<file path="design.v">
`timescale 1ns / 1ps
module iir_filter (
    input wire clk,
    input wire rst,
    input wire signed [15:0] x_in,
    output reg signed [15:0] y_out
);
    localparam signed [39:0] B0 =  3947;
    localparam signed [39:0] B1 = -7894;
    localparam signed [39:0] B2 =  3947;
    localparam signed [39:0] A2 = -7891; 
    localparam signed [39:0] A3 =  3801;
    reg signed [39:0] z1;
    reg signed [39:0] z2;
    wire signed [39:0] x_ext;
    wire signed [39:0] b0_x, b1_x, b2_x;
    wire signed [39:0] a2_y, a3_y;
    wire signed [39:0] y_acc;
    assign x_ext = {{24{x_in[15]}}, x_in};
    assign b0_x = x_ext * B0;
    assign b1_x = x_ext * B1;
    assign b2_x = x_ext * B2;
    assign y_acc = b0_x + z1;
    reg signed [15:0] y_comb;
    wire signed [39:0] y_scaled = y_acc >>> 12; 
    always @(*) begin
        if (y_scaled > 32767)      
            y_comb = 32767;
        else if (y_scaled < -32768) 
            y_comb = -32768;
        else                        
            y_comb = y_scaled[15:0];
    end
    wire signed [39:0] y_comb_ext = {{24{y_comb[15]}}, y_comb};
    assign a2_y = y_comb_ext * A2;
    assign a3_y = y_comb_ext * A3;
    always @(posedge clk) begin
        if (rst) begin
            y_out <= 0;
            z1 <= 0;
            z2 <= 0;
        end else begin
            y_out <= y_comb;
            z1 <= b1_x - a2_y + z2;
            z2 <= b2_x - a3_y;
        end
    end
endmodule
`timescale 1ns / 1ps
module threshold_estimator (
    input wire clk,
    input wire rst,
    input wire signed [15:0] data_in,
    output reg signed [15:0] threshold
);
    reg signed [15:0] abs_data;
    always @(*) begin
        if (data_in == -16'd32768) abs_data = 16'd32767;
        else abs_data = (data_in < 0) ? -data_in : data_in;
    end
    localparam K = 14; 
    reg signed [31:0] accumulator;
    always @(posedge clk) begin
        if (rst) begin
            accumulator <= 0;
            threshold <= 0;
        end else begin
            accumulator <= accumulator - (accumulator >>> K) + abs_data;
            threshold <= -(((accumulator >>> K) * 45) >>> 3);
        end
    end
endmodule
`timescale 1ns / 1ps
module spike_detect (
    input wire clk,
    input wire rst,
    input wire signed [15:0] data_in,
    input wire signed [15:0] threshold,
    output reg spike_out
);
    localparam integer LOCKOUT = 20;
    localparam signed [15:0] SATURATION_NEG = -16'd30000;
    reg [4:0] timer;
    always @(posedge clk) begin
        if (rst) begin
            spike_out <= 0;
            timer <= 0;
        end else begin
            spike_out <= 0;
            if (timer > 0) begin
                timer <= timer - 1;
            end else begin
                if ((data_in < threshold) && (data_in > SATURATION_NEG)) begin
                    spike_out <= 1;
                    timer <= LOCKOUT;
                end
            end
        end
    end
endmodule
`timescale 1ns / 1ps
module velocity_decoder (
    input wire clk,
    input wire rst,
    input wire bin_strobe,  
    input wire signed [15:0] bin_count,  
    output reg signed [15:0] velocity  
);
    localparam signed [15:0] M1 = 16'd3891;  
    localparam signed [15:0] M2 = 16'd819;  
    localparam signed [15:0] MAX_VEL = 16'd20480; 
    localparam signed [15:0] MIN_VEL = -16'd20480;
    reg signed [31:0] term1;  
    reg signed [31:0] term2;  
    reg signed [31:0] sum;  
    always @(posedge clk) begin
        if (rst) begin
            velocity <= 0;
        end else if (bin_strobe) begin
            term1 = velocity * M1; 
            term2 = (bin_count * M2) <<< 12;
            sum = term1 + term2;
            if ((sum >>> 12) > MAX_VEL) 
                velocity <= MAX_VEL;
            else if ((sum >>> 12) < MIN_VEL)
                velocity <= MIN_VEL;
            else
                velocity <= sum >>> 12;
        end
    end
endmodule
`timescale 1ns / 1ps
module neural_pipeline_top (
    input wire clk,
    input wire rst,
    input wire signed [15:0] raw_in,
    output wire signed [15:0] vel_out
);
    wire signed [15:0] filt_out;
    wire spike_pulse_raw;  
    reg spike_pulse_safe;  
    wire signed [15:0] auto_threshold;
    reg [17:0] warmup_cnt; 
    always @(posedge clk) begin
        if (rst) begin
            warmup_cnt <= 0;
            spike_pulse_safe <= 0;
        end else begin
            if (warmup_cnt < 150000) 
                warmup_cnt <= warmup_cnt + 1;
            if (warmup_cnt == 150000) 
                spike_pulse_safe <= spike_pulse_raw;
            else 
                spike_pulse_safe <= 0;
        end
    end
    reg [10:0] bin_timer;
    reg bin_strobe;
    reg signed [15:0] bin_accumulator;
    reg signed [15:0] current_bin_count;
    iir_filter u_filter (
        .clk(clk),
        .rst(rst),
        .x_in(raw_in),
        .y_out(filt_out)
    );
    threshold_estimator u_thresh_gen (
        .clk(clk),
        .rst(rst),
        .data_in(filt_out),
        .threshold(auto_threshold)
    );
    spike_detect u_detect (
        .clk(clk),
        .rst(rst),
        .data_in(filt_out),
        .threshold(auto_threshold), 
        .spike_out(spike_pulse_raw) 
    );
    always @(posedge clk) begin
        if (rst) begin
            bin_timer <= 0;
            bin_accumulator <= 0;
            current_bin_count <= 0;
            bin_strobe <= 0;
        end else begin
            bin_strobe <= 0;
            if (spike_pulse_safe)
                bin_accumulator <= bin_accumulator + 1;
            if (bin_timer == 1499) begin
                bin_timer <= 0;
                current_bin_count <= bin_accumulator;
                bin_accumulator <= 0;
                bin_strobe <= 1;
            end else begin
                bin_timer <= bin_timer + 1;
                bin_strobe <= 0;
            end
        end
    end
    velocity_decoder u_decoder (
        .clk(clk),
        .rst(rst),
        .bin_strobe(bin_strobe),
        .bin_count(current_bin_count),
        .velocity(vel_out)
    );
endmodule
</file>
<file path="run.sh">
#!/bin/bash
# the make line also repeats each setting of config.mk as NAME=value (left out here)
make -C /OpenROAD-flow-scripts/flow DESIGN_CONFIG=/design/flow/config.mk WORK_HOME=/design/flow/orfs CLKGATE_MAP_FILE= finish
</file>
<file path="config.mk">
export PLATFORM = sky130hd
export DESIGN_NAME = neural_pipeline_top
export DESIGN_NICKNAME = neural_pipeline_top
export VERILOG_FILES = /design/flow/design.v
export SDC_FILE = /design/flow/constraint.sdc
export NUM_CORES = 4
export LEC_CHECK = 0
export CAP_MARGIN = 20
export CELL_PAD_IN_SITES_GLOBAL_PLACEMENT = 3
export CORE_MARGIN = 5
export CORE_UTILIZATION = 31
export CTS_CLUSTER_DIAMETER = 107
export CTS_CLUSTER_SIZE = 27
export GPL_ROUTABILITY_DRIVEN = 0
export GPL_TIMING_DRIVEN = 1
export PLACE_DENSITY_LB_ADDON = 0.06
export SLEW_MARGIN = 25
</file>
<file path="constraint.sdc">
create_clock -name core_clock -period 40.7 [get_ports {clk}]
set_input_delay 8.1400 -clock core_clock [delete_from_list [all_inputs] [get_ports {clk}]]
set_output_delay 8.1400 -clock core_clock [all_outputs]
set_load 0.01 [all_outputs]
</file>
==> results of run 1 <==
metrics by stage:
stage,instances,cell area [um^2],hold slack (ns)
after CTS,6324,43700,0.477
after global placement,6283,42800,0.444
final,6324,43700,0.474
after detailed placement,6283,42800,0.452
after global routing,6324,43700,0.513
after floorplan,4550,40400,0.430
layer usage:
| metal | vias to the layer above | GRT usage | share of wire |
|---|---|---|---|
| li1 | 14800 | - | - |
| met1 | 14300 | 0.268 | 0.51 |
| met2 | 221 | 0.306 | 0.46 |
| met3 | 54 | 0.00979 | 0.017 |
| met4 | 0 | 0.0231 | 0.012 |
| met5 | - | 0 | 0 |
cell type report:
class	count	area [um^2]
clock buffers	23	576
clock inverters	18	283
fillers	13900	85800
inverters	1006	3780
multi-input cells	3263	32000
flip-flops and latches	219	4380
well taps	1742	2180
repair buffers	53	477
==> run_results.csv, run 1 <==
group,metric,value,unit
run_status,status,"finished clean",
grt,antenna_found_initial,2,
yosys,synthAdderAreaFrac,0.480,
placement,place.detailed.hpwl,107000,um
clock_network,cts_tree,"done",
worst_setup_path,worst_setup_path_start_kind,"input port",
yosys,synth.most_common_cell,"inv_1",
worst_setup_path,startpoint,"raw_in[1]",
clock_network,cts_sinks,219,
detailed_routing,post_drt_wl_per_cell,19.5,um
sta,max_freq,0.0368,GHz
sta,worst_pin_slew,0.934,ns
floorplan,die_area,138000,um^2
yosys,synth_chip_area,40400,um^2
grt,grt_pass1_vias,32000,
clock_network,numCtsBuffers,23,
worst_setup_path,end_kind,"flip-flop",
placement,dp_slack,12.64,ns
worst_hold_path,min_from,"bin_timer[0]$_SDFF_PP0_",
grt,grtUsageTotal,0.183,
yosys,fp_nets,5804,
floorplan,die_w,371,um
yosys,top_logic_kind,"adder cells",
sta,drv_slew,0,
yosys,synth_cells,4550,
worst_setup_path,cp.buffers_inverters,8,
floorplan,coreArea,129000,um^2
yosys,yosysTopAreaCell,"fa_1",
yosys,top_cells_by_area,"fa_1 26%, ha_1 22%, dfxtp_1 11%, inv_1 9.3%, xnor2_1 4.2%",
yosys,async_flop_share,0,
clock_network,cts_resized,0,
sta,worst_clock_skew,0.0177,ns
detailed_routing,vias_per_cell,4.65,
sta,fin_crit_sh,0.668,
yosys,ys_cells,4550,
clock_network,htreeDepth,1,
yosys,ys.flops,219,
sta,setup_tns,0,ns
detailed_routing,drt_wl_total,123000,um
floorplan,io_pins,34,
worst_setup_path,worstSetupEndpoint,"u_filter.z1[29]$_SDFF_PP0_",
clock_network,clock_latency,0.59,ns
yosys,synthFlopType,"dfxtp_1",
worst_hold_path,min_path_type,"flip-flop to flip-flop",
yosys,synth_top_area_share,0.260,
yosys,xor_area_frac,0.0743,
worst_setup_path,max_stage_delay,0.69,ns
sta,slew_headroom,0.375,
worst_hold_path,min_to,"bin_timer[0]$_SDFF_PP0_",
floorplan,num_rows,132,
yosys,netlist-cell-type-count,89,
clock_network,cts-root-buf,"clkbuf_16",
detailed_routing,antenna_left,0,
yosys,ys_seq_share,0.109,
floorplan,die_y,371,um
final_layout,final_nets,5820,
worst_setup_path,worst-path-max-fanout,42,
worst_setup_path,cp_num_cells,59,
worst_setup_path,worstPathRequired,41.18,ns
sta,setup_viol,0,
detailed_routing,n_antenna_cell,0,
worst_setup_path,crit_slowest_cell,"o41ai_1",
worst_setup_path,crit_family,"adder cells",
worst_setup_path,r2r_end,"u_filter.z1[29]$_SDFF_PP0_",
final_layout,area_growth,8.17,%
yosys,yosys-top-cells-count,"1,004 x inv_1, 712 x ha_1, 524 x fa_1",
final_layout,fin_util,0.337,
floorplan,initCoreUtil,0.312,
clock_network,clockBufferDepth,3,
worst_hold_path,holdPathStages,1,
yosys,edf_count,0,
detailed_routing,drc,0,
worst_setup_path,crit_type,"input port to flip-flop",
sta,setup_ws,13.51,ns
worst_setup_path,worstPathArrival,27.67,ns
worst_setup_path,reg2regPathDepth,43,
detailed_routing,drt_first_pass_iters,5,
grt,grt_pass1_wl,195000,um
job,warnings,69,
detailed_routing,vias,29400,
sta,rsz0062_at_grt,"false",
sta,timing.final.crit_period,27.19,ns
yosys,ys_sh_aoi,0.114,
placement,port_buffers,33,
clock_network,cts.hold.buffers_added,0,
yosys,avgSynthCellArea,8.88,um^2
sta,finalHoldViolCount,0,
yosys,ys_sh_mux,0.0109,
yosys,simple_gate_share,0.113,
worst_setup_path,timing.critical_path.mode_cell,"ha_1",
yosys,yosys_warnings,5,
detailed_routing,drt_iter0_drc,1345,
worst_setup_path,reg2reg_slack,26.97,ns
yosys,syn_area,40400,um^2
grt,overflow,0,
worst_setup_path,r2r_start,"u_filter.z1[13]$_SDFF_PP0_",
clock_network,path_clk_slew,0.09,ns
grt,grt_max_degree,72,
clock_network,post_cts_buffers,0,
job,cap_viol_max_count,0,
==> inputs of run 2 (changes only) <==
Settings changed: CORE_UTILIZATION 31 to 72, CTS_CLUSTER_DIAMETER 107 to 388, MIN_ROUTING_LAYER set to met2.
==> run 2 against run 1 <==
Against the previous run: the flow now stops in 3_1_place_gp_skip_io; synthesized area unchanged; die size decreased by 56%; synthesized cell count unchanged.
==> run_results.csv, run 2 <==
group,metric,value,unit
yosys,synthAdderAreaFrac,0.480,
yosys,synth_chip_area,40400,um^2
yosys,fp_nets,5804,
yosys,synthFlopType,"dfxtp_1",
yosys,ys_sh_aoi,0.114,
floorplan,coreArea,55300,um^2
run_status,stop_stage,"3_1_place_gp_skip_io",
yosys,yosys-top-cells-count,"1,004 x inv_1, 712 x ha_1, 524 x fa_1",
floorplan,initCoreUtil,0.730,
yosys,ys.flops,219,
floorplan,die_w,247,um
floorplan,die_area,60900,um^2
yosys,synth_top_area_share,0.260,
floorplan,num_rows,86,
yosys,netlist-cell-type-count,89,
floorplan,die_y,247,um
yosys,simple_gate_share,0.113,
yosys,yosys_warnings,5,
run_status,status,"aborted with a tool error",
yosys,synth_cells,4550,
yosys,edf_count,0,
yosys,ys_cells,4550,
yosys,synth.most_common_cell,"inv_1",
yosys,top_logic_kind,"adder cells",
yosys,ys_sh_mux,0.0109,
yosys,ys_seq_share,0.109,
yosys,syn_area,40400,um^2
yosys,xor_area_frac,0.0743,
yosys,top_cells_by_area,"fa_1 26%, ha_1 22%, dfxtp_1 11%, inv_1 9.3%, xnor2_1 4.2%",
yosys,avgSynthCellArea,8.88,um^2
yosys,yosysTopAreaCell,"fa_1",
run_status,first-error,"[ERROR FLW-0024] Place density exceeds 1.0 (current PLACE_DENSITY_LB_ADDON =  0.06). Please check if the value of  PLACE_DENSITY_LB_ADDON is between 0 and 0.99.",
yosys,async_flop_share,0,
==> inputs of run 3 (changes only) <==
Settings changed: ABC_AREA set to 1, CELL_PAD_IN_SITES_GLOBAL_PLACEMENT 3 to unset, CORE_MARGIN 5 to 2, CTS_CLUSTER_DIAMETER 388 to 207, CTS_CLUSTER_SIZE 27 to unset, GPL_ROUTABILITY_DRIVEN 0 to unset, GPL_TIMING_DRIVEN 1 to unset, MAX_ROUTING_LAYER set to met4, MIN_ROUTING_LAYER met2 to unset, PLACE_DENSITY_LB_ADDON 0.06 to 0.05, SETUP_SLACK_MARGIN set to 2.58, SLEW_MARGIN 25 to 20.
Clock period 40.7 ns to 18.7 ns, I/O delays scaled along.
==> run 3 against run 2 <==
Against the previous run: now clean on timing, DRC and antenna; synthesized cell count grew 19%; die size shrank 1.2%; synthesized area grew 3.8%.
==> run_results.csv, run 3 <==
group,metric,value,unit
clock_network,clockBufferDepth,3,
floorplan,num_rows,88,
clock_network,htreeDepth,1,
yosys,ys_seq_share,0.105,
grt,grt_pass1_vias,37900,
sta,setup_ws,0.702,ns
sta,slew_headroom,0.144,
job,warnings,70,
clock_network,cts_tree,"done",
worst_setup_path,crit_slowest_cell,"fa_1",
grt,grtUsageTotal,0.424,
clock_network,cts_sinks,219,
yosys,async_flop_share,0,
worst_hold_path,min_path_type,"flip-flop to flip-flop",
yosys,yosysTopAreaCell,"fa_1",
worst_setup_path,startpoint,"raw_in[5]",
detailed_routing,drc,0,
grt,grt_pass1_wl,196000,um
yosys,synth.most_common_cell,"inv_1",
worst_setup_path,end_kind,"flip-flop",
clock_network,numCtsBuffers,26,
worst_setup_path,max_stage_delay,0.68,ns
worst_setup_path,cp_num_cells,66,
worst_setup_path,worst-path-max-fanout,7,
yosys,synth_cells,5429,
placement,port_buffers,33,
sta,drv_slew,0,
worst_hold_path,min_from,"bin_timer[0]$_SDFF_PP0_",
worst_setup_path,reg2reg_slack,8.42,ns
worst_setup_path,cp.buffers_inverters,15,
yosys,synth_chip_area,41900,um^2
yosys,yosys-top-cells-count,"1,363 x inv_1, 805 x nand2_1, 712 x ha_1",
yosys,synthAdderAreaFrac,0.463,
yosys,edf_count,0,
worst_setup_path,crit_type,"input port to flip-flop",
detailed_routing,drt_iter0_drc,5107,
yosys,avgSynthCellArea,7.72,um^2
run_status,status,"finished clean",
detailed_routing,vias_per_cell,6.35,
yosys,ys.flops,219,
sta,setup_viol,0,
placement,place.detailed.hpwl,99400,um
worst_setup_path,r2r_end,"u_filter.z1[18]$_SDFF_PP0_",
sta,rsz0062_at_grt,"true",
worst_hold_path,min_to,"bin_timer[0]$_SDFF_PP0_",
sta,fin_crit_sh,0.962,
worst_setup_path,worstPathRequired,19.18,ns
floorplan,initCoreUtil,0.728,
yosys,netlist-cell-type-count,56,
worst_setup_path,timing.critical_path.mode_cell,"inv_1",
clock_network,clock_latency,0.58,ns
placement,place.gp.congestion,1.06,
floorplan,die_w,245,um
sta,worst_pin_slew,1.27,ns
sta,max_freq,0.0556,GHz
final_layout,nFillCells,3163,
yosys,ys_sh_aoi,0.113,
worst_setup_path,reg2regPathDepth,46,
grt,overflow,0,
final_layout,final_nets,6901,
detailed_routing,post_drt_wl_per_cell,23.7,um
grt,grt_max_degree,87,
placement,dp_slack,-0.261,ns
worst_setup_path,worstPathArrival,18.48,ns
detailed_routing,vias,40900,
worst_setup_path,crit_family,"adder cells",
detailed_routing,drt_first_pass_iters,17,
worst_hold_path,holdPathStages,1,
detailed_routing,antenna_left,0,
yosys,synthFlopType,"dfxtp_1",
yosys,syn_area,41900,um^2
yosys,top_cells_by_area,"fa_1 25%, ha_1 21%, inv_1 12%, dfxtp_1 10%, nand2_1 7.2%",
grt,antenna_found_initial,8,
yosys,yosys_warnings,5,
yosys,ys_cells,5429,
yosys,simple_gate_share,0.148,
final_layout,area_growth,16.7,%
yosys,xor_area_frac,0.0434,
worst_setup_path,r2r_start,"u_filter.z1[1]$_SDFF_PP0_",
job,cap_viol_max_count,0,
worst_setup_path,worst_setup_path_start_kind,"input port",
floorplan,coreArea,57600,um^2
sta,finalHoldViolCount,0,
sta,worst_clock_skew,0.0240,ns
yosys,ys_sh_mux,0.000239,
sta,timing.final.crit_period,18.00,ns
yosys,fp_nets,6683,
yosys,top_logic_kind,"adder cells",
clock_network,path_clk_slew,0.06,ns
floorplan,die_y,245,um
detailed_routing,drt_wl_total,153000,um
clock_network,cts.hold.buffers_added,0,
yosys,synth_top_area_share,0.250,
floorplan,die_area,60200,um^2
clock_network,cts-root-buf,"clkbuf_16",
worst_setup_path,worstSetupEndpoint,"u_filter.z1[18]$_SDFF_PP0_",
floorplan,io_pins,34,
==> run 3: per-stage QoR <==
step / hold slack (ns) / util / std cells / TNS (ns) / cell area (um^2)
3_3_place_gp: 0.430 / 0.754 / 6240 / -0.170 / 43400
2_1_floorplan: 0.418 / - / 5429 / 0 / 41900
3_5_place_dp: 0.448 / 0.754 / 6240 / -2.52 / 43400
5_1_grt: 0.480 / 0.850 / 6439 / 0 / 48900
4_1_cts: 0.462 / 0.798 / 6335 / 0 / 46000
6_report: 0.458 / 0.850 / 6441 / 0 / 48900
==> run 3: area by class of cell <==
cell class / count / area [um^2] / area share
Inverter: 1375 / 5170 / 0.106
Timing Repair Buffer: 228 / 2010 / 0.0412
Sequential cell: 219 / 4380 / 0.0896
Multi-Input combinational cell: 3797 / 35500 / 0.725
Tap cell: 765 / 957 / 0.0196
Clock inverter: 14 / 191 / 0.00391
Antenna cell: 10 / 25.0 / 0.000511
Clock buffer: 33 / 727 / 0.0149
==> run 3: repair_timing <==
item | in CTS | in global routing
gates resized | 278 | 491
pin swaps | 56 | 210
setup buffers | 46 | 96
gates cloned | 2 | 0
endpoints found under the setup margin | 47 | 37
==> run 3: metal layers <==
layer  up-vias  track usage  wire length, um
li1      17500            -                -
met1     18900        0.502            51700
met2      3149        0.686            64500
met3      1401       0.0755            19800
met4         0        0.239            16700
met5         -            -                0
==> inputs of run 4 (changes only) <==
Settings changed: ABC_AREA 1 to unset, CORE_UTILIZATION 72 to 65, CTS_CLUSTER_DIAMETER 207 to unset, MAX_ROUTING_LAYER met4 to unset, PLACE_DENSITY_LB_ADDON 0.05 to unset, SETUP_SLACK_MARGIN 2.58 to unset.
==> run 4 against run 3 <==
Against the previous run: non-clock buffer count rose by 292; critical endpoint is now u_filter.z1[37]$_SDFF_PP0_; still clean; worst hold slack improved by 0.0049 ns; clock skew rose by 0.016 ns; highest routed layer unchanged; register-to-register slack got worse by 0.66 ns.
==> run_results.csv, run 4 <==
group,metric,value,unit
clock_network,clock_latency,0.59,ns
yosys,synth_cells,4550,
detailed_routing,antenna_left,0,
worst_setup_path,crit_slowest_cell,"fa_1",
sta,timing.final.crit_period,18.12,ns
worst_hold_path,min_to,"bin_timer[0]$_SDFF_PP0_",
yosys,synth_chip_area,40400,um^2
yosys,avgSynthCellArea,8.88,um^2
detailed_routing,post_drt_wl_per_cell,17.5,um
worst_setup_path,cp.buffers_inverters,21,
placement,dpl-instance-area,45100,um^2
floorplan,num_rows,91,
clock_network,cts_sinks,219,
placement,port_buffers,33,
run_status,status,"finished clean",
sta,worst_pin_slew,1.04,ns
detailed_routing,vias_per_cell,5.44,
sta,drv_slew,0,
detailed_routing,vias,32100,
clock_network,cts-root-buf,"clkbuf_16",
worst_setup_path,crit_family,"adder cells",
yosys,synth.most_common_cell,"inv_1",
yosys,synth_top_area_share,0.260,
grt,overflow,0,
final_layout,design_area,46900,um^2
yosys,yosys-top-cells-count,"1,004 x inv_1, 712 x ha_1, 524 x fa_1",
worst_setup_path,worst-path-max-fanout,8,
clock_network,cts_tree,"done",
detailed_routing,n_antenna_cell,0,
sta,max_freq,0.0552,GHz
yosys,ys_sh_aoi,0.114,
grt,grt_pass1_vias,33000,
clock_network,cts.hold.buffers_added,0,
worst_setup_path,reg2regPathDepth,46,
detailed_routing,drt_wl_total,103000,um
final_layout,fin_util,0.761,
worst_hold_path,min_path_type,"flip-flop to flip-flop",
clock_network,numCtsBuffers,27,
yosys,async_flop_share,0,
sta,slew_headroom,0.308,
worst_setup_path,max_stage_delay,0.55,ns
yosys,syn_area,40400,um^2
worst_hold_path,min_from,"bin_timer[0]$_SDFF_PP0_",
final_layout,final-comb-area,32700,um^2
yosys,synthAdderAreaFrac,0.480,
worst_setup_path,cp_num_cells,69,
detailed_routing,drt_first_pass_iters,7,
floorplan,die_w,253,um
clock_network,htreeDepth,1,
yosys,synthFlopType,"dfxtp_1",
worst_setup_path,r2r_start,"u_filter.z1[4]$_SDFF_PP0_",
worst_setup_path,end_kind,"flip-flop",
worst_hold_path,holdPathStages,1,
placement,place.detailed.hpwl,87200,um
yosys,yosysTopAreaCell,"fa_1",
worst_setup_path,worstPathArrival,18.59,ns
yosys,netlist-cell-type-count,89,
final_layout,nFillCells,4559,
sta,worst_clock_skew,0.0398,ns
clock_network,path_clk_slew,0.06,ns
yosys,edf_count,0,
clock_network,clockBufferDepth,3,
floorplan,initCoreUtil,0.656,
floorplan,die_area,64100,um^2
worst_setup_path,r2r_end,"u_filter.z1[37]$_SDFF_PP0_",
sta,fin_crit_sh,0.969,
floorplan,coreArea,61600,um^2
yosys,ys.flops,219,
yosys,ys_sh_mux,0.0109,
detailed_routing,drt_iter0_drc,1760,
worst_setup_path,worstSetupEndpoint,"u_filter.z1[37]$_SDFF_PP0_",
worst_setup_path,crit_type,"input port to flip-flop",
floorplan,io_pins,34,
final_layout,area_growth,16.1,%
worst_setup_path,timing.critical_path.mode_cell,"buf_4",
grt,grt_max_degree,135,
job,warnings,73,
worst_setup_path,startpoint,"raw_in[3]",
worst_setup_path,worstPathRequired,19.16,ns
worst_setup_path,reg2reg_slack,7.76,ns
grt,antenna_found_initial,0,
grt,grtUsageTotal,0.330,
final_layout,seq_area,4390,um^2
yosys,top_cells_by_area,"fa_1 26%, ha_1 22%, dfxtp_1 11%, inv_1 9.3%, xnor2_1 4.2%",
sta,setup_viol,0,
grt,grt_pass1_wl,168000,um
worst_setup_path,worst_setup_path_start_kind,"input port",
yosys,simple_gate_share,0.113,
job,cap_viol_max_count,0,
yosys,yosys_warnings,5,
sta,finalHoldViolCount,0,
yosys,fp_nets,5804,
detailed_routing,drc,0,
yosys,top_logic_kind,"adder cells",
yosys,ys_cells,4550,
final_layout,final_nets,6291,
floorplan,die_y,253,um
placement,place.gp.congestion,0.985,
yosys,ys_seq_share,0.109,
yosys,xor_area_frac,0.0743,
run 4: stage by stage:
step | std cells | hold WS, ns | setup slack (ns) | TNS [ns]
floorplan | 4550 | 0.430 | 0.255 | 0
global placement | 5834 | 0.442 | -0.755 | -9.79
detailed placement | 5834 | 0.458 | -0.907 | -13.44
CTS | 5885 | 0.471 | 0.0104 | 0
global route | 5895 | 0.494 | -0.107 | -0.827
finish | 5895 | 0.463 | 0.577 | 0
run 4: layout make-up:
cell class | instances | share of cell area
clock buffers | 35 | 0.0155
clock inverters | 15 | 0.00363
well taps | 837 | 0.0223
multi-input cells | 3263 | 0.698
flip-flops and latches | 219 | 0.0935
inverters | 1006 | 0.0806
repair buffers | 520 | 0.0866
run 4: repair_timing:
action,CTS,global route
endpoints found under the setup margin,12,23
cloned,0,1
resized,17,134
pin swaps,3,56
buffers inserted,1,9
run 4: routing by layer:
metal | vias to the layer above | routed length [um] | global-route usage
met5 | - | 0 | 0
met4 | 0 | 3010 | 0.0867
met3 | 153 | 4980 | 0.0419
met2 | 671 | 48400 | 0.559
met1 | 15500 | 46600 | 0.447
li1 | 15800 | - | -
==> inputs of run 5 (changes only) <==
Settings changed: CAP_MARGIN 20 to 35, CORE_UTILIZATION 65 to 72, MAX_ROUTING_LAYER set to met4, SETUP_SLACK_MARGIN set to -1.03.
Clock period 18.7 ns to 14.1 ns, I/O delays scaled along.
==> run 5 against run 4 <==
Against the previous run: the run now fails in 5_1_grt; synthesized cell count stayed put; synthesized area stayed put; die size is 9.6% lower.
==> run_results.csv, run 5 <==
group,metric,value,unit
yosys,ys.flops,219,
floorplan,num_rows,86,
yosys,ys_sh_aoi,0.114,
yosys,edf_count,0,
yosys,fp_nets,5804,
yosys,top_logic_kind,"adder cells",
placement,place.detailed.hpwl,94100,um
clock_network,clockBufferDepth,3,
yosys,xor_area_frac,0.0743,
yosys,avgSynthCellArea,8.88,um^2
yosys,ys_sh_mux,0.0109,
yosys,synthFlopType,"dfxtp_1",
yosys,synth_top_area_share,0.260,
yosys,async_flop_share,0,
yosys,ys_cells,4550,
yosys,ys_seq_share,0.109,
yosys,yosys-top-cells-count,"1,004 x inv_1, 712 x ha_1, 524 x fa_1",
yosys,synth_cells,4550,
placement,dpl-instance-area,47100,um^2
floorplan,coreArea,55300,um^2
clock_network,cts_sinks,219,
yosys,simple_gate_share,0.113,
yosys,synthAdderAreaFrac,0.480,
yosys,synth_chip_area,40400,um^2
yosys,synth.most_common_cell,"inv_1",
floorplan,die_area,58000,um^2
yosys,top_cells_by_area,"fa_1 26%, ha_1 22%, dfxtp_1 11%, inv_1 9.3%, xnor2_1 4.2%",
yosys,syn_area,40400,um^2
placement,place.gp.congestion,1.02,
run_status,stop_stage,"5_1_grt",
clock_network,htreeDepth,1,
clock_network,cts-root-buf,"clkbuf_16",
yosys,yosysTopAreaCell,"fa_1",
run_status,status,"aborted with a tool error",
placement,port_buffers,33,
yosys,yosys_warnings,5,
yosys,netlist-cell-type-count,89,
floorplan,die_w,241,um
clock_network,numCtsBuffers,28,
floorplan,initCoreUtil,0.730,
floorplan,io_pins,34,
floorplan,die_y,241,um
run 5: metrics by stage:
stage	util	instances	TNS, ns	worst slack, ns
floorplan	-	4550	-51.16	-1.95
global placement	0.851	5904	-135.82	-3.32
detailed placement	0.852	5906	-155.12	-3.71
CTS	0.897	6020	-71.81	-2.27
run 5: what timing repair did:
action,CTS
pin swaps,160
hold buffers,0
endpoints found under the setup margin,50
resized,278
setup buffers,73
==> inputs of run 6 (changes only) <==
Settings changed: CAP_MARGIN 35 to 20, CORE_UTILIZATION 72 to 61, GPL_ROUTABILITY_DRIVEN set to 1, GPL_TIMING_DRIVEN set to 0, MAX_ROUTING_LAYER met4 to unset, PLACE_DENSITY_LB_ADDON set to 0.21, SETUP_SLACK_MARGIN -1.03 to 3.1.
==> run 6 against run 5 <==
Against the previous run: now fails the layout checks on setup timing; synthesized area unchanged; die size grew 18%; synthesized cell count unchanged.
==> run_results.csv, run 6 <==
group,metric,value,unit
run_status,status,"failed layout checks",
run_status,violatedChecks,"setup timing",
worst_setup_path,worstPathRequired,14.58,ns
clock_network,cts_sinks,219,
worst_setup_path,end_kind,"flip-flop",
yosys,top_logic_kind,"adder cells",
sta,hold_slack,0.473,ns
yosys,top_cells_by_area,"fa_1 26%, ha_1 22%, dfxtp_1 11%, inv_1 9.3%, xnor2_1 4.2%",
job,warnings,72,
sta,timing.final.crit_period,16.75,ns
grt,grt-busiest-layer,"met2",
final_layout,final_nets,6028,
floorplan,coreArea,65600,um^2
yosys,ys_sh_aoi,0.114,
yosys,avgSynthCellArea,8.88,um^2
placement,place.detailed.hpwl,84300,um
grt,grtUsageTotal,0.319,
detailed_routing,n_antenna_cell,0,
grt,grt_pass1_wl,172000,um
worst_setup_path,reg2reg_slack,3.12,ns
detailed_routing,drt_first_pass_iters,7,
yosys,synth.most_common_cell,"inv_1",
grt,grtUsageMet3,0.0390,
clock_network,numCtsBuffers,29,
clock_network,clockBufferDepth,3,
yosys,xor_area_frac,0.0743,
clock_network,clock_latency,0.59,ns
worst_setup_path,worst-path-max-fanout,6,
yosys,synth_chip_area,40400,um^2
yosys,ys_sh_mux,0.0109,
yosys,syn_area,40400,um^2
sta,fin_crit_sh,1.19,
sta,worst_clock_skew,0.0214,ns
final_layout,design_area,47100,um^2
detailed_routing,post_drt_wl_per_cell,18.9,um
detailed_routing,drt_iter0_drc,1963,
worst_setup_path,crit_type,"input port to flip-flop",
floorplan,die_w,261,um
yosys,synthFlopType,"dfxtp_1",
yosys,ys_cells,4550,
grt,antenna_found_initial,0,
yosys,synth_top_area_share,0.260,
grt,use_met2,0.566,
detailed_routing,vias_per_cell,5.68,
worst_setup_path,worst_setup_path_start_kind,"input port",
yosys,yosysTopAreaCell,"fa_1",
sta,finalHoldViolCount,0,
worst_setup_path,r2r_start,"u_filter.z1[14]$_SDFF_PP0_",
clock_network,cts-root-buf,"clkbuf_16",
yosys,netlist-cell-type-count,89,
grt,grt_max_degree,26,
sta,worst_pin_slew,1.13,ns
worst_setup_path,worstPathArrival,17.23,ns
yosys,edf_count,0,
yosys,ys.flops,219,
worst_setup_path,worstSetupEndpoint,"u_filter.z1[29]$_SDFF_PP0_",
worst_setup_path,startpoint,"raw_in[9]",
sta,slew_headroom,0.249,
sta,max_freq,0.0597,GHz
sta,rsz0062_at_grt,"true",
placement,dpl-instance-area,43100,um^2
sta,setup_ws,-2.65,ns
yosys,fp_nets,5804,
detailed_routing,drc,0,
yosys,synth_cells,4550,
yosys,ys_seq_share,0.109,
worst_setup_path,timing.critical_path.mode_cell,"ha_4",
clock_network,cts.hold.buffers_added,0,
yosys,async_flop_share,0,
yosys,synthAdderAreaFrac,0.480,
placement,dp_slack,-5.96,ns
yosys,yosys_warnings,5,
grt,overflow,0,
worst_setup_path,crit_family,"adder cells",
sta,drv_slew,0,
detailed_routing,drt_wl_total,107000,um
worst_setup_path,cp_num_cells,67,
final_layout,fin_util,0.717,
floorplan,io_pins,34,
placement,port_buffers,33,
worst_setup_path,crit_slowest_cell,"fa_1",
sta,setup_viol,53,
yosys,simple_gate_share,0.113,
worst_setup_path,r2r_end,"u_filter.z1[29]$_SDFF_PP0_",
final_layout,area_growth,16.6,%
worst_hold_path,holdPathStages,1,
clock_network,cts_tree,"done",
grt,grtUsageMet1,0.394,
floorplan,die_area,68300,um^2
clock_network,htreeDepth,1,
worst_hold_path,min_from,"bin_timer[0]$_SDFF_PP0_",
grt,grt_pass1_vias,33400,
detailed_routing,vias,32200,
floorplan,die_y,261,um
detailed_routing,antenna_left,0,
worst_hold_path,min_to,"bin_timer[0]$_SDFF_PP0_",
clock_network,path_clk_slew,0.06,ns
worst_setup_path,reg2regPathDepth,46,
floorplan,num_rows,94,
worst_hold_path,min_path_type,"flip-flop to flip-flop",
yosys,yosys-top-cells-count,"1,004 x inv_1, 712 x ha_1, 524 x fa_1",
floorplan,initCoreUtil,0.615,
placement,place.gp.congestion,0.934,
worst_setup_path,max_stage_delay,0.53,ns
job,cap_viol_max_count,0,
worst_setup_path,cp.buffers_inverters,15,
-- run 6: what timing repair did --
action	4_1_cts	5_1_grt
endpoints found under the hold margin	0	0
setup endpoints to repair	86	71
buffers inserted	108	49
resized	364	80
cloned	2	0
pin swaps	134	78
-- run 6: layout make-up --
type / instances / area (um^2)
Tap cell: 864 / 1080
Multi-Input combinational cell: 3263 / 34800
Inverter: 1006 / 3840
Clock inverter: 17 / 230
Sequential cell: 219 / 4390
Buffer: 62 / 315
Fill cell: 4822 / 18500
Clock buffer: 36 / 792
Timing Repair Buffer: 193 / 1680
-- run 6: through the flow --
stage	cells	TNS (ns)
after floorplan	4550	-47.52
after global placement	5447	-266.14
after detailed placement	5448	-269.86
after CTS	5611	-74.14
after global routing	5660	-105.57
final	5660	-81.77
-- run 6: metal layers --
metal / part of all wire / up-vias
met4: 0.048 / 0
met1: 0.41 / 15700
met3: 0.051 / 281
li1: - / 15200
met5: 0 / -
met2: 0.49 / 925
==> inputs of run 7 (changes only) <==
Settings changed: ABC_AREA set to 1, CAP_MARGIN 20 to 5, CORE_UTILIZATION 61 to 72, CTS_CLUSTER_DIAMETER set to 251, CTS_CLUSTER_SIZE set to 15, GPL_ROUTABILITY_DRIVEN 1 to unset, GPL_TIMING_DRIVEN 0 to unset, PLACE_DENSITY_LB_ADDON 0.21 to 0.01, SETUP_SLACK_MARGIN 3.1 to -1.44, TNS_END_PERCENT set to 40.
Clock period 14.1 ns to 14.7 ns, I/O delays scaled along.
==> run 7 against run 6 <==
Against the previous run: still fails the layout checks on setup timing; critical path depth grew 4; wire length is 37% higher; register-to-register slack improved by 1.8 ns; worst hold slack got worse by 0.0078 ns; synthesized area grew 3.8%; non-clock buffer count rose by 481; design area grew 6.2%; flip-flop count did not move; clock skew is 0.00092 ns higher; via count is 30% higher; critical endpoint is now u_filter.z1[28]$_SDFF_PP0_.
==> run_results.csv, run 7 <==
group,metric,value,unit
run_status,status,"failed layout checks",
run_status,violatedChecks,"setup timing",
worst_setup_path,crit_slowest_cell,"fa_1",
floorplan,num_rows,88,
detailed_routing,antenna_left,0,
final_layout,final_nets,7400,
yosys,async_flop_share,0,
detailed_routing,drt_iter0_drc,4535,
clock_network,numCtsBuffers,18,
yosys,xor_area_frac,0.0434,
grt,grt_max_degree,61,
clock_network,htreeDepth,1,
worst_setup_path,cp.buffers_inverters,18,
sta,worst_pin_slew,1.19,ns
yosys,yosysTopAreaCell,"fa_1",
yosys,ys.flops,219,
clock_network,cts-root-buf,"clkbuf_16",
worst_setup_path,worst_setup_path_start_kind,"input port",
worst_hold_path,min_from,"u_detect.timer[0]$_SDFFE_PP0P_",
placement,dpl-instance-area,48100,um^2
clock_network,cts_sinks,219,
yosys,synthFlopType,"dfxtp_1",
job,warnings,70,
placement,place.detailed.hpwl,113000,um
worst_hold_path,min_to,"u_detect.timer[0]$_SDFFE_PP0P_",
sta,fin_crit_sh,1.12,
sta,timing.final.crit_period,16.52,ns
clock_network,path_clk_slew,0.08,ns
sta,slew_headroom,0.199,
floorplan,die_area,60200,um^2
worst_setup_path,startpoint,"raw_in[10]",
yosys,ys_cells,5429,
yosys,yosys-top-cells-count,"1,363 x inv_1, 805 x nand2_1, 712 x ha_1",
clock_network,clockBufferDepth,3,
floorplan,initCoreUtil,0.728,
yosys,netlist-cell-type-count,56,
detailed_routing,vias,41800,
final_layout,stdcell_count,6913,
detailed_routing,drt_wl_total,146000,um
floorplan,die_y,245,um
worst_setup_path,worstSetupEndpoint,"u_filter.z1[28]$_SDFF_PP0_",
worst_setup_path,end_kind,"flip-flop",
sta,worst_clock_skew,0.0223,ns
worst_setup_path,crit_family,"adder cells",
floorplan,io_pins,34,
detailed_routing,post_drt_wl_per_cell,21.2,um
grt,grt_pass1_vias,42500,
yosys,yosys_warnings,5,
floorplan,coreArea,57600,um^2
final_layout,design_area,50000,um^2
job,cap_viol_max_count,0,
yosys,fp_nets,6683,
worst_setup_path,worst-path-max-fanout,6,
yosys,ys_sh_aoi,0.113,
yosys,ys_sh_mux,0.000239,
clock_network,clock_latency,0.55,ns
worst_setup_path,crit_type,"input port to flip-flop",
yosys,synth_chip_area,41900,um^2
grt,grtUsageTotal,0.450,
sta,drv_slew,0,
placement,port_buffers,33,
yosys,synth_cells,5429,
sta,finalHoldViolCount,0,
yosys,top_logic_kind,"adder cells",
clock_network,cts_tree,"done",
yosys,synth.most_common_cell,"inv_1",
sta,setup_ws,-1.82,ns
yosys,simple_gate_share,0.148,
floorplan,die_w,245,um
yosys,ys_seq_share,0.105,
worst_hold_path,min_path_type,"flip-flop to flip-flop",
worst_setup_path,reg2regPathDepth,51,
yosys,syn_area,41900,um^2
placement,place.gp.congestion,1.05,
clock_network,cts.hold.buffers_added,0,
grt,antenna_found_initial,3,
final_layout,area_growth,19.3,%
sta,setup_viol,49,
worst_setup_path,max_stage_delay,0.55,ns
yosys,top_cells_by_area,"fa_1 25%, ha_1 21%, inv_1 12%, dfxtp_1 10%, nand2_1 7.2%",
worst_setup_path,cp_num_cells,71,
sta,max_freq,0.0605,GHz
worst_setup_path,reg2reg_slack,4.87,ns
worst_setup_path,r2r_start,"u_filter.z1[1]$_SDFF_PP0_",
yosys,edf_count,0,
yosys,synth_top_area_share,0.250,
worst_setup_path,r2r_end,"u_filter.z1[28]$_SDFF_PP0_",
detailed_routing,vias_per_cell,6.05,
yosys,synthAdderAreaFrac,0.463,
yosys,avgSynthCellArea,7.72,um^2
detailed_routing,drt_first_pass_iters,9,
worst_hold_path,holdPathStages,1,
placement,dp.cells,6863,
worst_setup_path,worstPathArrival,16.97,ns
final_layout,nFillCells,3006,
grt,grt_pass1_wl,213000,um
detailed_routing,drc,0,
worst_setup_path,worstPathRequired,15.14,ns
grt,overflow,0,
worst_setup_path,timing.critical_path.mode_cell,"nand2_1",
[run 7: what timing repair did]
item	CTS	global route
buffers inserted	5	28
pin swaps	2	71
gates resized	22	249
endpoints found under the setup margin	16	25
gates cloned	0	1
[run 7: stage by stage]
stage          TNS (ns)  hold slack (ns)  setup slack [ns]  utilization
2_1_floorplan    -10.97            0.418            -0.740            -
3_3_place_gp     -58.67            0.426             -2.29        0.836
3_5_place_dp     -76.80            0.456             -2.56        0.836
4_1_cts          -32.38            0.466             -1.45        0.846
5_1_grt          -72.13            0.486             -2.23        0.868
6_report         -52.71            0.466             -1.82        0.869
[run 7: cell type report]
| class | instances | area (um^2) | share of cell area |
|---|---|---|---|
| clock inverters | 2 | 25.0 | 0.000500 |
| well taps | 765 | 957 | 0.0191 |
| inverters | 1375 | 5170 | 0.103 |
| flip-flops and latches | 219 | 4380 | 0.0877 |
| diodes | 2 | 5.00 | 0.000100 |
| repair buffers | 736 | 5650 | 0.113 |
| multi-input cells | 3796 | 33400 | 0.667 |
| clock buffers | 18 | 450 | 0.00901 |
[run 7: metal layers]
layer  track usage  vias to the layer above  routed length [um]
met5             0                        -                  69
met3        0.0773                     1050               15500
met1         0.520                    19500               50100
met4         0.322                        4               14500
li1              -                    18400                   -
met2         0.759                     2821               66100
==> inputs of run 8 (changes only) <==
Settings changed: CAP_MARGIN 5 to 20, CORE_UTILIZATION 72 to 66, CTS_CLUSTER_DIAMETER 251 to unset, CTS_CLUSTER_SIZE 15 to unset, SETUP_SLACK_MARGIN -1.44 to unset, TNS_END_PERCENT 40 to unset.
Clock period 14.7 ns to 20.2 ns, I/O delays scaled along.
==> run 8 against run 7 <==
Against the previous run: now clean on timing, DRC and antenna; clock skew increased by 0.0018 ns; utilization decreased by 17 points; count of clock-buffer cells in the layout increased by 15; first-iteration DRC count decreased by 42%; synthesized area unchanged; die size increased by 8.9%; worst setup slack improved by 3.1 ns; flip-flop count unchanged; via count decreased by 16%; critical endpoint is now u_filter.z1[37]$_SDFF_PP0_; highest routed layer is now met4.
==> run_results.csv, run 8 <==
group,metric,value,unit
detailed_routing,drt_wl_total,113000,um
placement,place.detailed.hpwl,97100,um
clock_network,cts-root-buf,"clkbuf_16",
yosys,yosysTopAreaCell,"fa_1",
worst_hold_path,min_path_type,"flip-flop to flip-flop",
worst_setup_path,end_kind,"flip-flop",
worst_setup_path,worstSetupEndpoint,"u_filter.z1[37]$_SDFF_PP0_",
sta,hold_slack,0.450,ns
placement,port_buffers,33,
sta,rsz0062_at_grt,"false",
sta,slew_headroom,0.251,
yosys,fp_nets,6683,
sta,fin_crit_sh,0.938,
worst_hold_path,holdPathStages,1,
floorplan,die_y,256,um
worst_setup_path,cp.buffers_inverters,8,
worst_setup_path,crit_family,"adder cells",
yosys,synth_cells,5429,
worst_setup_path,reg2reg_slack,9.69,ns
floorplan,num_rows,92,
grt,overflow,0,
final_layout,nFillCells,5449,
detailed_routing,vias,35000,
yosys,xor_area_frac,0.0434,
placement,place.gp.congestion,1.08,
grt,grtUsageTotal,0.353,
placement,dp.cells,6281,
yosys,ys_seq_share,0.105,
job,warnings,69,
detailed_routing,n_antenna_cell,0,
yosys,ys_cells,5429,
yosys,syn_area,41900,um^2
floorplan,initCoreUtil,0.666,
worst_setup_path,crit_slowest_cell,"clkdlybuf4s50_1",
worst_hold_path,min_from,"bin_timer[0]$_SDFF_PP0_",
final_layout,final_nets,6718,
sta,setup_viol,0,
yosys,avgSynthCellArea,7.72,um^2
yosys,edf_count,0,
worst_setup_path,cp_num_cells,64,
sta,max_freq,0.0528,GHz
yosys,ys.flops,219,
yosys,top_cells_by_area,"fa_1 25%, ha_1 21%, inv_1 12%, dfxtp_1 10%, nand2_1 7.2%",
clock_network,clock_latency,0.59,ns
worst_setup_path,reg2regPathDepth,47,
detailed_routing,post_drt_wl_per_cell,17.8,um
yosys,synth.most_common_cell,"inv_1",
clock_network,cts_sinks,219,
sta,drv_slew,0,
final_layout,stdcell_count,6331,
worst_hold_path,min_to,"bin_timer[0]$_SDFF_PP0_",
sta,worst_clock_skew,0.0241,ns
sta,finalHoldViolCount,0,
yosys,yosys_warnings,5,
sta,worst_pin_slew,1.12,ns
run_status,status,"finished clean",
detailed_routing,antenna_left,0,
worst_setup_path,worst_setup_path_start_kind,"input port",
floorplan,coreArea,63000,um^2
grt,grt_pass1_wl,185000,um
yosys,simple_gate_share,0.148,
clock_network,numCtsBuffers,27,
floorplan,die_area,65600,um^2
grt,antenna_found_initial,0,
yosys,async_flop_share,0,
yosys,synthFlopType,"dfxtp_1",
clock_network,cts_tree,"done",
worst_setup_path,worst-path-max-fanout,20,
detailed_routing,vias_per_cell,5.52,
worst_setup_path,r2r_start,"u_filter.z1[3]$_SDFF_PP0_",
worst_setup_path,r2r_end,"u_filter.z1[37]$_SDFF_PP0_",
sta,timing.final.crit_period,18.94,ns
yosys,ys_sh_mux,0.000239,
clock_network,cts.hold.buffers_added,0,
worst_setup_path,worstPathArrival,19.38,ns
detailed_routing,drc,0,
worst_setup_path,worstPathRequired,20.64,ns
yosys,synth_chip_area,41900,um^2
sta,setup_tns,0,ns
worst_setup_path,timing.critical_path.mode_cell,"ha_1",
final_layout,area_growth,5.47,%
clock_network,htreeDepth,1,
clock_network,clockBufferDepth,3,
job,cap_viol_max_count,0,
clock_network,path_clk_slew,0.06,ns
floorplan,die_w,256,um
yosys,synth_top_area_share,0.250,
detailed_routing,drt_iter0_drc,2625,
worst_setup_path,crit_type,"input port to flip-flop",
yosys,ys_sh_aoi,0.113,
worst_setup_path,startpoint,"raw_in[2]",
yosys,netlist-cell-type-count,56,
grt,grt_pass1_vias,35500,
yosys,top_logic_kind,"adder cells",
floorplan,io_pins,34,
yosys,synthAdderAreaFrac,0.463,
worst_setup_path,max_stage_delay,0.80,ns
yosys,yosys-top-cells-count,"1,363 x inv_1, 805 x nand2_1, 712 x ha_1",
grt,grt_max_degree,87,
detailed_routing,drt_first_pass_iters,6,
run 8: per-stage QoR:
step | setup WS [ns] | instance area [um^2] | util
floorplan | 3.66 | 41900 | -
global placement | 0.835 | 43200 | 0.687
detailed placement | 0.507 | 43200 | 0.687
CTS | 1.09 | 44200 | 0.702
global route | 0.0773 | 44200 | 0.702
finish | 1.26 | 44200 | 0.702
run 8: cell type report:
| type | instances | area (um^2) | area share |
|---|---|---|---|
| timing repair buffer | 46 | 425 | 0.00962 |
| clock buffer | 33 | 728 | 0.0165 |
| inverter | 1375 | 5160 | 0.117 |
| clock inverter | 17 | 256 | 0.00580 |
| tap | 846 | 1060 | 0.0239 |
| multi-input combinational | 3795 | 32200 | 0.728 |
| sequential | 219 | 4380 | 0.0991 |
run 8: layer usage:
layer,wire length (um),vias to the layer above,global-route usage,share of wire
met5,0,-,0,0
met4,5850,0,0.156,0.052
met3,6300,273,0.0435,0.056
met2,52700,1024,0.593,0.47
met1,47700,16500,0.458,0.42
li1,-,17100,-,-
run 8: what timing repair did:
item | in CTS | in global routing
resized | 0 | 2
setup buffers | 0 | 0
setup endpoints to repair | 0 | 10
==> inputs of run 9 (changes only) <==
Settings changed: CAP_MARGIN 20 to 25, CORE_MARGIN 2 to 8, CORE_UTILIZATION 66 to 46, CTS_CLUSTER_DIAMETER set to 91, CTS_CLUSTER_SIZE set to 100, GPL_ROUTABILITY_DRIVEN set to 0, HOLD_SLACK_MARGIN set to 0.14, PLACE_DENSITY_LB_ADDON 0.01 to unset, SLEW_MARGIN 20 to 15, TNS_END_PERCENT set to 20.
Clock period 20.2 ns to 25.0 ns, I/O delays scaled along.
==> run 9 against run 8 <==
Against the previous run: worst hold slack better by 0.014 ns; highest routed layer unchanged; synthesized cell count unchanged; largest cell class unchanged; wire length grew 0.93%; critical endpoint is now u_filter.z1[31]$_SDFF_PP0_; still clean; register-to-register slack improved by 4.0 ns; design area up 0.29%; critical path depth rose by 1; worst setup slack gained 2.6 ns.
==> run_results.csv, run 9 <==
group,metric,value,unit
detailed_routing,drt_wl_total,114000,um
final_layout,area_growth,5.78,%
worst_setup_path,timing.critical_path.mode_cell,"ha_1",
detailed_routing,drt_iter0_drc,2203,
floorplan,coreArea,90100,um^2
clock_network,cts.hold.buffers_added,0,
yosys,syn_area,41900,um^2
sta,slew_headroom,0.349,
yosys,synth.most_common_cell,"inv_1",
grt,grtUsageTotal,0.224,
yosys,netlist-cell-type-count,56,
yosys,xor_area_frac,0.0434,
grt,antenna_found_initial,0,
yosys,synth_top_area_share,0.250,
yosys,edf_count,0,
floorplan,die_y,318,um
clock_network,path_clk_slew,0.11,ns
sta,max_freq,0.0473,GHz
placement,port_buffers,33,
worst_hold_path,holdPathStages,1,
sta,fin_crit_sh,0.845,
worst_setup_path,worst-path-max-fanout,46,
clock_network,numCtsBuffers,18,
detailed_routing,vias_per_cell,5.13,
worst_setup_path,max_stage_delay,0.84,ns
sta,worst_clock_skew,0.0645,ns
sta,rsz0062_at_grt,"false",
yosys,top_logic_kind,"adder cells",
grt,grtUsageMet3,0.0279,
yosys,ys.flops,219,
worst_setup_path,reg2regPathDepth,48,
worst_setup_path,crit_type,"input port to flip-flop",
worst_setup_path,worstSetupEndpoint,"u_filter.z1[31]$_SDFF_PP0_",
final_layout,nFillCells,8922,
worst_setup_path,r2r_start,"u_filter.z1[9]$_SDFF_PP0_",
worst_setup_path,r2r_end,"u_filter.z1[31]$_SDFF_PP0_",
worst_setup_path,cp.buffers_inverters,10,
worst_setup_path,end_kind,"flip-flop",
worst_setup_path,worst_setup_path_start_kind,"input port",
sta,setup_viol,0,
detailed_routing,vias,34100,
final_layout,final_nets,6706,
yosys,async_flop_share,0,
grt,overflow,0,
clock_network,htreeDepth,1,
yosys,yosysTopAreaCell,"fa_1",
floorplan,num_rows,110,
worst_hold_path,min_to,"bin_timer[0]$_SDFF_PP0_",
yosys,yosys_warnings,5,
worst_hold_path,min_path_type,"flip-flop to flip-flop",
grt,use_met2,0.368,
yosys,ys_seq_share,0.105,
placement,place.detailed.hpwl,98900,um
detailed_routing,n_antenna_cell,0,
clock_network,clockBufferDepth,3,
worst_setup_path,worstPathRequired,25.42,ns
detailed_routing,post_drt_wl_per_cell,17.1,um
detailed_routing,drt_first_pass_iters,7,
floorplan,io_pins,34,
sta,hold_slack,0.464,ns
clock_network,cts-root-buf,"clkbuf_16",
grt,grtUsageMet1,0.306,
worst_setup_path,crit_family,"adder cells",
job,warnings,69,
worst_setup_path,startpoint,"raw_in[2]",
worst_setup_path,worstPathArrival,21.55,ns
yosys,ys_cells,5429,
floorplan,die_area,101000,um^2
detailed_routing,drc,0,
yosys,simple_gate_share,0.148,
grt,grt_max_degree,57,
clock_network,cts_tree,"done",
worst_hold_path,min_from,"bin_timer[0]$_SDFF_PP0_",
worst_setup_path,cp_num_cells,65,
grt,grt_pass1_vias,34100,
run_status,status,"finished clean",
sta,timing.final.crit_period,21.13,ns
floorplan,initCoreUtil,0.465,
clock_network,post_cts_buffers,0,
grt,grt_pass1_wl,184000,um
clock_network,cts_sinks,219,
yosys,avgSynthCellArea,7.72,um^2
sta,setup_tns,0,ns
yosys,synthFlopType,"dfxtp_1",
yosys,synth_cells,5429,
yosys,synth_chip_area,41900,um^2
sta,drv_slew,0,
yosys,yosys-top-cells-count,"1,363 x inv_1, 805 x nand2_1, 712 x ha_1",
sta,finalHoldViolCount,0,
sta,worst_pin_slew,0.969,ns
yosys,synthAdderAreaFrac,0.463,
grt,grt-busiest-layer,"met2",
worst_setup_path,reg2reg_slack,13.64,ns
job,cap_viol_max_count,0,
yosys,ys_sh_mux,0.000239,
worst_setup_path,crit_slowest_cell,"clkdlybuf4s50_1",
clock_network,cts_resized,0,
clock_network,clock_latency,0.58,ns
yosys,fp_nets,6683,
yosys,ys_sh_aoi,0.113,
floorplan,die_w,318,um
detailed_routing,antenna_left,0,
yosys,top_cells_by_area,"fa_1 25%, ha_1 21%, inv_1 12%, dfxtp_1 10%, nand2_1 7.2%",
run 9: metal layers:
metal | routed length, um | vias up | part of all wire
met5 | 0 | - | 0
met4 | 4350 | 0 | 0.038
li1 | - | 17100 | -
met2 | 50900 | 811 | 0.45
met3 | 5940 | 166 | 0.052
met1 | 52400 | 16000 | 0.46
run 9: area by class of cell:
cell class,instances,area (um^2),share of cell area
repair buffers,43,405,0.00914
well taps,1176,1470,0.0332
clock inverters,14,278,0.00626
flip-flops and latches,219,4380,0.0988
inverters,1375,5160,0.116
clock buffers,18,450,0.0102
multi-input cells,3795,32200,0.726
run 9: through the flow:
step	utilization	setup WS, ns	instance area [um^2]	cells
CTS	0.492	4.04	44300	6638
floorplan	-	7.50	41900	5429
global placement	0.484	3.93	43600	6605
global route	0.492	2.45	44400	6640
finish	0.492	3.87	44400	6640
detailed placement	0.484	3.49	43600	6606
==> inputs of run 10 (changes only) <==
Settings changed: CAP_MARGIN 25 to 20, CORE_MARGIN 8 to 2, CORE_UTILIZATION 46 to 70, CTS_CLUSTER_DIAMETER 91 to unset, CTS_CLUSTER_SIZE 100 to 79, GPL_ROUTABILITY_DRIVEN 0 to 1, GPL_TIMING_DRIVEN set to 1, HOLD_SLACK_MARGIN 0.14 to unset, MAX_ROUTING_LAYER set to met4, PLACE_DENSITY_LB_ADDON set to 0.01, SETUP_SLACK_MARGIN set to 4.79, SLEW_MARGIN 15 to 20, TNS_END_PERCENT 20 to 5.
Clock period 25.0 ns to 16.7 ns, I/O delays scaled along.
==> run 10 against run 9 <==
Against the previous run: still clean; via count up 18%; critical path depth up 7; register-to-register slack worse by 6.9 ns; synthesized area unchanged; non-clock buffer count up 472; final cell count up 1.3%; utilization up 37 points; flip-flop count unchanged; count of clock-buffer cells in the layout up 11; design area up 14%; clock skew down 0.042 ns; largest cell class unchanged.
==> run_results.csv, run 10 <==
group,metric,value,unit
yosys,synth_cells,5429,
sta,drv_slew,0,
worst_setup_path,worstSetupEndpoint,"u_filter.z1[32]$_SDFF_PP0_",
clock_network,cts_tree,"done",
grt,grt_pass1_vias,40300,
grt,grtUsageTotal,0.431,
worst_setup_path,timing.critical_path.mode_cell,"nand2_1",
sta,hold_slack,0.450,ns
floorplan,coreArea,59100,um^2
floorplan,die_y,249,um
final_layout,fin_util,0.857,
final_layout,area_growth,20.9,%
clock_network,clock_latency,0.60,ns
sta,worst_pin_slew,1.13,ns
worst_setup_path,worstPathArrival,16.90,ns
grt,grt_pass1_wl,206000,um
detailed_routing,antenna_left,0,
job,warnings,72,
worst_setup_path,cp.buffers_inverters,18,
sta,max_freq,0.0611,GHz
yosys,ys_cells,5429,
worst_setup_path,crit_family,"adder cells",
placement,dp_slack,-0.582,ns
worst_setup_path,worstPathRequired,17.23,ns
grt,grt-busiest-layer,"met2",
yosys,fp_nets,6683,
run_status,status,"finished clean",
sta,finalHoldViolCount,0,
worst_hold_path,holdPathStages,1,
detailed_routing,vias_per_cell,5.98,
sta,fin_crit_sh,0.980,
worst_setup_path,startpoint,"raw_in[9]",
yosys,yosysTopAreaCell,"fa_1",
yosys,synth.most_common_cell,"inv_1",
detailed_routing,drt_wl_total,141000,um
sta,setup_viol,0,
worst_setup_path,reg2regPathDepth,55,
job,cap_viol_max_count,0,
grt,overflow,0,
yosys,yosys-top-cells-count,"1,363 x inv_1, 805 x nand2_1, 712 x ha_1",
sta,rsz0062_at_grt,"true",
worst_hold_path,min_path_type,"flip-flop to flip-flop",
worst_setup_path,reg2reg_slack,6.72,ns
sta,setup_ws,0.339,ns
floorplan,num_rows,89,
yosys,async_flop_share,0,
placement,place.detailed.hpwl,104000,um
yosys,netlist-cell-type-count,56,
final_layout,seq_area,4380,um^2
grt,antenna_found_initial,4,
yosys,ys_sh_mux,0.000239,
yosys,simple_gate_share,0.148,
yosys,synth_chip_area,41900,um^2
clock_network,path_clk_slew,0.08,ns
worst_hold_path,min_from,"bin_timer[0]$_SDFF_PP0_",
yosys,edf_count,0,
floorplan,io_pins,34,
yosys,synthFlopType,"dfxtp_1",
placement,dp.cells,6590,
detailed_routing,vias,40200,
sta,timing.final.crit_period,16.36,ns
worst_setup_path,r2r_end,"u_filter.z1[32]$_SDFF_PP0_",
worst_setup_path,max_stage_delay,0.63,ns
yosys,synthAdderAreaFrac,0.463,
yosys,top_logic_kind,"adder cells",
worst_setup_path,worst-path-max-fanout,4,
clock_network,htreeDepth,1,
worst_setup_path,end_kind,"flip-flop",
grt,grtUsageMet1,0.502,
worst_hold_path,min_to,"bin_timer[0]$_SDFF_PP0_",
final_layout,stdcell_count,6728,
grt,grt_max_degree,89,
detailed_routing,drc,0,
sta,worst_clock_skew,0.0229,ns
grt,grtUsageMet3,0.0722,
floorplan,initCoreUtil,0.709,
detailed_routing,post_drt_wl_per_cell,21.0,um
final_layout,final_nets,7186,
worst_setup_path,cp_num_cells,72,
clock_network,cts_sinks,219,
worst_setup_path,r2r_start,"u_filter.z1[1]$_SDFF_PP0_",
detailed_routing,drt_iter0_drc,4222,
placement,place.gp.congestion,1.07,
worst_setup_path,worst_setup_path_start_kind,"input port",
detailed_routing,drt_first_pass_iters,8,
yosys,yosys_warnings,5,
floorplan,die_area,61900,um^2
yosys,ys_seq_share,0.105,
yosys,syn_area,41900,um^2
yosys,ys.flops,219,
yosys,synth_top_area_share,0.250,
clock_network,cts-root-buf,"clkbuf_16",
clock_network,clockBufferDepth,3,
sta,slew_headroom,0.249,
yosys,avgSynthCellArea,7.72,um^2
yosys,ys_sh_aoi,0.113,
final_layout,final-comb-area,35200,um^2
worst_setup_path,crit_type,"input port to flip-flop",
placement,port_buffers,33,
worst_setup_path,crit_slowest_cell,"fa_1",
grt,use_met2,0.704,
final_layout,nFillCells,3310,
yosys,top_cells_by_area,"fa_1 25%, ha_1 21%, inv_1 12%, dfxtp_1 10%, nand2_1 7.2%",
clock_network,numCtsBuffers,25,
yosys,xor_area_frac,0.0434,
floorplan,die_w,249,um
run 10: routing by layer:
metal | wire length (um) | vias to the layer above
met3 | 14200 | 928
met2 | 63800 | 2495
met5 | 0 | -
met4 | 12300 | 0
li1 | - | 18100
met1 | 51100 | 18700
run 10: what timing repair did:
action                     CTS  global route
hold buffers                 0             0
setup endpoints to repair   66            66
gates resized              360           214
buffers inserted            59            28
pin swaps                  164           151
gates cloned                 1             0
run 10: cell type report:
| cell class | count | area share |
|---|---|---|
| diodes | 5 | 0.000247 |
| clock buffers | 29 | 0.0130 |
| clock inverters | 16 | 0.00383 |
| inverters | 1375 | 0.102 |
| multi-input cells | 3796 | 0.694 |
| flip-flops and latches | 219 | 0.0865 |
| well taps | 773 | 0.0191 |
| repair buffers | 515 | 0.0811 |
run 10: per-stage QoR:
step           TNS [ns]  instance area, um^2
3_3_place_gp      -3.06                46700
6_report              0                50700
4_1_cts               0                49500
5_1_grt          -0.104                50700
2_1_floorplan         0                42600
3_5_place_dp      -4.84                46700
